Design testpc, start of the top module:
module testpc(
	clock,   
	reset,   
	pc,   
	instruction,   
	mem_data,   
	mem_addr,   
	mem_wdata,   
	mwrite_enable,
	mread_enable,
	regwrite_enable,   
	write_addr,   
	reg_write_data   
	);
Size in the first run: ~1300 cells after synthesis, ~100 I/O pins.
Settings: LEC_CHECK=0, CAP_MARGIN=20, CORE_MARGIN=2, CORE_UTILIZATION=68, SETUP_SLACK_MARGIN=-0.66, SLEW_MARGIN=20; clock period 11.0 ns.
run.sh (not shown) runs the stock make flow with config.mk's settings and CLKGATE_MAP_FILE=.
The starting point finished but failed the layout checks on setup timing.
Change:
- ABC_AREA: not set -> 0
- CTS_CLUSTER_DIAMETER: not set -> 88
- CTS_CLUSTER_SIZE: not set -> 32
- GPL_ROUTABILITY_DRIVEN: not set -> 1
- SETUP_SLACK_MARGIN: -0.66 -> not set
- clock period: 11.0 -> 13.2 ns (I/O delays scaled with it)
Outcome: The new run finished with setup timing left; final cell count decreases by a few percent; clock skew decreases by 3.6 ps; via count drops by a few percent; core utilization fell by 2.0 points.
Change:
- ABC_AREA: 0 -> not set
- CTS_CLUSTER_DIAMETER: 88 -> 28
- CTS_CLUSTER_SIZE: 32 -> 36
- GPL_ROUTABILITY_DRIVEN: 1 -> not set
- SETUP_SLACK_MARGIN: not set -> 2.16
- clock period: 13.2 -> 11.0 ns (I/O delays scaled with it)
This time the run died in global routing (5_1_grt).
Synthesized cell count does not change.
Area after synthesis does not change.
Die area stays the same.
Change:
- CORE_UTILIZATION: 68 -> 40
- CTS_CLUSTER_DIAMETER: 28 -> not set
- CTS_CLUSTER_SIZE: 36 -> not set
- SETUP_SLACK_MARGIN: 2.16 -> not set
- clock period: 11.0 -> 16.0 ns (I/O delays scaled with it)
What happened: This time the run produced a clean layout. Die size came out higher by well over a third. Area after synthesis does not change. Synthesized cell count does not change.

---

== run 5 ==
Starting RTL as in the previous note.
Settings: LEC_CHECK=0, CAP_MARGIN=5, CORE_ASPECT_RATIO=0.5, CORE_MARGIN=2, CORE_UTILIZATION=72, CTS_CLUSTER_SIZE=41, MAX_ROUTING_LAYER=met4, PLACE_DENSITY=0.66, SETUP_SLACK_MARGIN=1.89, SLEW_MARGIN=20, TNS_END_PERCENT=5; clock period 10.6 ns.
Status(run 5) = ERROR, stage = 5_1_grt
What run 3 does differently from run 5 at the input level:
- a change of CTS_CLUSTER_SIZE from 41 to 37
- a change of CAP_MARGIN from 5 to 20
- a deleted CORE_ASPECT_RATIO that had been 0.5
- an added HOLD_SLACK_MARGIN of -0.08
- a deleted SETUP_SLACK_MARGIN that had been 1.89
- a change of PLACE_DENSITY from 0.66 to 0.79
- a change of the clock period (ns, I/O delays scaled along) from 10.6 to 12.7
## What came out
- Run 3 ran in full, but the layout does not pass; the checks complain about negative setup slack.
- Pre-CTS worst setup slack, run 3 and run 5, lower one = run 5.
- Summary of run 3 over run 5: number of buffers created by CTS closely matched the old numbers, summed standard-cell area reported by yosys closely matched the old numbers, synthesized cell count closely matched the old numbers.
- As far as count of H-tree levels built during CTS goes, run 3 and run 5 are indistinguishable; the numbers are identical.
- Run 5 → run 3: chip width went down about 30%, starting density of the core went down 1.8 points, number of core rows went up 45%.
- Compared to run 5, run 3 was floorplanned on a smaller die.

---

Starting RTL as in the previous note.
export LEC_CHECK = 0
export CAP_MARGIN = 5
export CORE_ASPECT_RATIO = 0.88
export CORE_MARGIN = 2
export CORE_UTILIZATION = 72
export CTS_CLUSTER_SIZE = 41
export MAX_ROUTING_LAYER = met4
export PLACE_DENSITY = 0.66
export SETUP_SLACK_MARGIN = -0.91
export SLEW_MARGIN = 20
create_clock -name core_clock -period 8.96 [get_ports {clock}]
The baseline never finished: it broke off in clock tree synthesis (4_1_cts).
Next try:
- CAP_MARGIN: 5 -> 20
- CORE_ASPECT_RATIO: 0.88 -> unset
- CTS_CLUSTER_SIZE: 41 -> unset
- HOLD_SLACK_MARGIN: unset -> -0.08
- MAX_ROUTING_LAYER: met4 -> unset
- PLACE_DENSITY: 0.66 -> 0.79
- SETUP_SLACK_MARGIN: -0.91 -> unset
- TNS_END_PERCENT: unset -> 5
- clock period: 8.96 -> 13.7 ns (I/O delays scaled with it)
Effect: The new run reached the layout checks and failed them: setup timing; area after synthesis is unchanged; die size is about the same; synthesized cell count is unchanged.
Next try:
- ABC_AREA: unset -> 1
- CTS_CLUSTER_DIAMETER: unset -> 336
- CTS_CLUSTER_SIZE: unset -> 97
- HOLD_SLACK_MARGIN: -0.08 -> unset
- PLACE_DENSITY: 0.79 -> 0.41
- clock period: 13.7 -> 10.7 ns (I/O delays scaled with it)
The changed run did not get past global routing (5_1_grt).
Die size grows by 3.9%.
Area after synthesis rises by 4.0%.
Synthesized cell count went up by 32%.
Next try:
- ABC_AREA: 1 -> unset
- CORE_UTILIZATION: 72 -> 25
- CTS_CLUSTER_DIAMETER: 336 -> unset
- CTS_CLUSTER_SIZE: 97 -> unset
- PLACE_DENSITY: 0.41 -> unset
- TNS_END_PERCENT: 5 -> unset
- clock period: 10.7 -> 15.8 ns (I/O delays scaled with it)
The new run ran to the end with no violations.
Area after synthesis goes down by 3.9%.
Die size goes up to 2.7 times its value.
Synthesized cell count goes down by 24%.
